==> inputs of zinc <==
==> flow/design.v <==
module dec #(parameter w=2)(
	input [w-1:0] s,
	input e,
	output reg [2**w-1:0] o
);
	always @ (*) begin
		o = 0;
		if (e)
  		  o[s] = 1;
	end
endmodule
module rgst #(
	parameter w=8
)(
	input clk, rst_b, ld, clr,
	input [w-1:0] d,
	output reg [w-1:0] q
);
	always @ (posedge clk, negedge rst_b)
		if (!rst_b)			q <= 0;
		else if (clr)			q <= 0;
		else if (ld)			q <= d;
endmodule
module cntr #(parameter w=8)(
	input clk, rst_b,c_up,clr,
	output reg [w-1:0] q
);
	always @ (posedge clk, negedge rst_b)
		if (!rst_b)			q <= 0;
		else if (c_up)			q <= q+1;
		else if (clr)			q <= 0;
endmodule
module pktmux(
  input [63:0] pkt,msg_len,
  input pad_pkt,zero_pkt,mgln_pkt,
  output reg [63:0] o
);
  always @ (*)
    if (pad_pkt == 1)         o=(1<<63);
    else if (zero_pkt == 1)   o=0;
    else if (mgln_pkt == 1)   o=msg_len;
    else                      o=pkt;
endmodule
module regfl(
  input clk,rst_b,we,
  input [2:0] s,
  input [63:0] d,
  output [511:0] q
);
  wire [7:0] dout;
  dec #(.w(3)) inst1(.s(s),.e(we),.o(dout));
  generate
    genvar i;
    for (i=0; i<8; i=i+1) begin:v
      rgst #(.w(64)) gi(.clk(clk),.rst_b(rst_b),.clr(1'b0),.d(d),.ld(dout[i]),
          .q(q[511-i*64:448-i*64]));
    end
  endgenerate
endmodule
module sha2indpath(
  input clk,rst_b,clr,st_pkt,pad_pkt,zero_pkt,mgln_pkt,
  input [63:0] pkt,
  output [2:0] idx,
  output [511:0] blk
);
  wire [63:0] mlen, mout;
  wire [21:0] mlen_r;
  assign mlen = {42'b0, mlen_r};
  pktmux inst1(.pkt(pkt),.pad_pkt(pad_pkt),.zero_pkt(zero_pkt),
      .mgln_pkt(mgln_pkt),.msg_len(mlen),.o(mout));
  regfl inst2(.clk(clk),.rst_b(rst_b),.we(st_pkt),.d(mout),
      .s(idx),.q(blk));
  cntr #(.w(3)) inst3(.clk(clk),.rst_b(rst_b),.clr(clr),.c_up(st_pkt),.q(idx));
  rgst #(.w(22)) inst4(.clk(clk),.rst_b(rst_b),.clr(clr),.q(mlen_r),
      .ld(st_pkt&(~(pad_pkt|zero_pkt|mgln_pkt))),
      .d(mlen_r+22'd64));
endmodule
module sha2inctrl(
  input clk,rst_b,lst_pkt,
  input [2:0] idx,
  output reg st_pkt,pad_pkt,
  output reg zero_pkt,mgln_pkt,
  output reg blk_val,msg_end
);
  localparam START=0,RX_PKT=1,PAD=2,ZERO=3,MGLN=4,MSG_END=5,STOP=6;
  reg [2:0] st,st_nxt;
  always @ (*)
    case(st)
      START,RX_PKT: if (lst_pkt == 0)             st_nxt=RX_PKT;
                    else                          st_nxt=PAD;
      PAD,ZERO:     if (idx == 6)                 st_nxt=MGLN;
                    else                          st_nxt=ZERO;
      MGLN:                                       st_nxt=MSG_END;
      MSG_END,STOP:                               st_nxt=STOP;
      default:                                    st_nxt=STOP;
    endcase
  always @ (*) begin
    blk_val=0;
    msg_end=0;
    st_pkt=0;
    pad_pkt=0;
    zero_pkt=0;
    mgln_pkt=0;
    case(st)
      START: begin
        st_pkt=1; end
      RX_PKT: begin
        st_pkt=1;
        if (idx == 0)
          blk_val=1; end
      PAD: begin
        st_pkt=1;
        pad_pkt=1;
        if (idx == 0)
          blk_val=1; end
      ZERO: begin
        st_pkt=1;
        zero_pkt=1;
        if (idx == 0)
          blk_val=1; end
      MGLN: begin
        st_pkt=1;
        mgln_pkt=1; end
      MSG_END: begin
        blk_val=1;
        msg_end=1; end
    endcase
  end
  always @ (posedge clk, negedge rst_b)
    if (rst_b == 0)                                 st<=START;
    else                                            st<=st_nxt;
endmodule
module sha2in(
  input clk,rst_b,lst_pkt,
  input [63:0] pkt,
  output [511:0] blk,
  output blk_val,msg_end
);
  wire [2:0] idx;
  wire st_pkt,pad_pkt,zero_pkt,mgln_pkt;
  sha2inctrl ctrl(.clk(clk),.rst_b(rst_b),.lst_pkt(lst_pkt),.idx(idx),
      .st_pkt(st_pkt),.pad_pkt(pad_pkt),.zero_pkt(zero_pkt),
      .mgln_pkt(mgln_pkt),.blk_val(blk_val),.msg_end(msg_end));
  sha2indpath dpath(.clk(clk),.rst_b(rst_b),.clr(1'b0),.st_pkt(st_pkt),
      .pad_pkt(pad_pkt),.zero_pkt(zero_pkt),.mgln_pkt(mgln_pkt),
      .pkt(pkt),.idx(idx),.blk(blk));
endmodule
==> flow/run.sh <==
#!/bin/bash
# the make line also repeats each setting of config.mk as NAME=value (left out here)
make -C /OpenROAD-flow-scripts/flow DESIGN_CONFIG=/design/flow/config.mk WORK_HOME=/design/flow/orfs CLKGATE_MAP_FILE= finish
==> flow/config.mk <==
export PLATFORM = sky130hd
export DESIGN_NAME = sha2in
export DESIGN_NICKNAME = sha2in
export VERILOG_FILES = /design/flow/design.v
export SDC_FILE = /design/flow/constraint.sdc
export NUM_CORES = 4
export LEC_CHECK = 0
export CAP_MARGIN = 20
export CORE_MARGIN = 2
export CORE_UTILIZATION = 68
export CTS_CLUSTER_DIAMETER = 53
export CTS_CLUSTER_SIZE = 43
export SETUP_SLACK_MARGIN = 0.58
export SLEW_MARGIN = 20
==> flow/constraint.sdc <==
create_clock -name core_clock -period 2.13 [get_ports {clk}]
set_input_delay 0.4260 -clock core_clock [delete_from_list [all_inputs] [get_ports {clk}]]
set_output_delay 0.4260 -clock core_clock [all_outputs]
set_load 0.01 [all_outputs]
==> raven: changes against zinc <==
--- a/flow/config.mk
+++ b/flow/config.mk
@@ -8,7 +8,4 @@
 export CAP_MARGIN = 20
 export CORE_MARGIN = 2
-export CORE_UTILIZATION = 68
-export CTS_CLUSTER_DIAMETER = 53
-export CTS_CLUSTER_SIZE = 43
-export SETUP_SLACK_MARGIN = 0.58
+export CORE_UTILIZATION = 57
 export SLEW_MARGIN = 20
==> flow/constraint.sdc (replaced) <==
create_clock -name core_clock -period 2.48 [get_ports {clk}]
set_input_delay 0.4960 -clock core_clock [delete_from_list [all_inputs] [get_ports {clk}]]
set_output_delay 0.4960 -clock core_clock [all_outputs]
set_load 0.01 [all_outputs]
==> pepper: changes against zinc <==
==> flow/config.mk (replaced) <==
export PLATFORM = sky130hd
export DESIGN_NAME = sha2in
export DESIGN_NICKNAME = sha2in
export VERILOG_FILES = /design/flow/design.v
export SDC_FILE = /design/flow/constraint.sdc
export NUM_CORES = 4
export LEC_CHECK = 0
export CAP_MARGIN = 35
export CORE_MARGIN = 2
export CORE_UTILIZATION = 70
export CTS_CLUSTER_DIAMETER = 222
export CTS_CLUSTER_SIZE = 21
export SETUP_SLACK_MARGIN = -0.17
export SLEW_MARGIN = 20
==> flow/constraint.sdc (replaced) <==
create_clock -name core_clock -period 2.24 [get_ports {clk}]
set_input_delay 0.4480 -clock core_clock [delete_from_list [all_inputs] [get_ports {clk}]]
set_output_delay 0.4480 -clock core_clock [all_outputs]
set_load 0.01 [all_outputs]
==> comparison table <==
item                                                                 zinc                      pepper                       raven
Status                                                     did not finish              did not finish    timing/DRC/antenna clean
Failing step                                         clock tree synthesis              global routing                           -
Placed Area                                                     26900 µm²                   26700 µm²                   26700 µm²
Post-CTS setup buffer count                                             -                           4                           3
Placer's final routability congestion estimate                      0.898                       0.929                       0.863
Core Rows                                                              63                          62                          69
Root buf cell                                                           -  sky130_fd_sc_hd__clkbuf_16  sky130_fd_sc_hd__clkbuf_16
Maximum buffer depth of the clock tree                                  -                           3                           3
Area of the core                                                29500 µm²                   28600 µm²                   35300 µm²
Half-perimeter wire length after detailed placement              50600 µm                    51400 µm                    46300 µm
Starting utilization of the core area                               0.687                       0.708                       0.574
CTS sink cnt                                                            -                         537                         537
Place WS                                                         -4.43 ps                    -28.8 ps                      195 ps
Inserted Clock Buffers                                                  -                          29                          52
Post-cts hold-fix buffer tally                                          -                           1                           1
Die W                                                              177 µm                      174 µm                      193 µm
Die ar.                                                         31200 µm²                   30300 µm²                   37100 µm²
Die Ht                                                             177 µm                      174 µm                      193 µm
Maximum level of the CTS H-tree                                         -                           1                           2
Total instance count after detailed placement                        2696                        2688                        2764
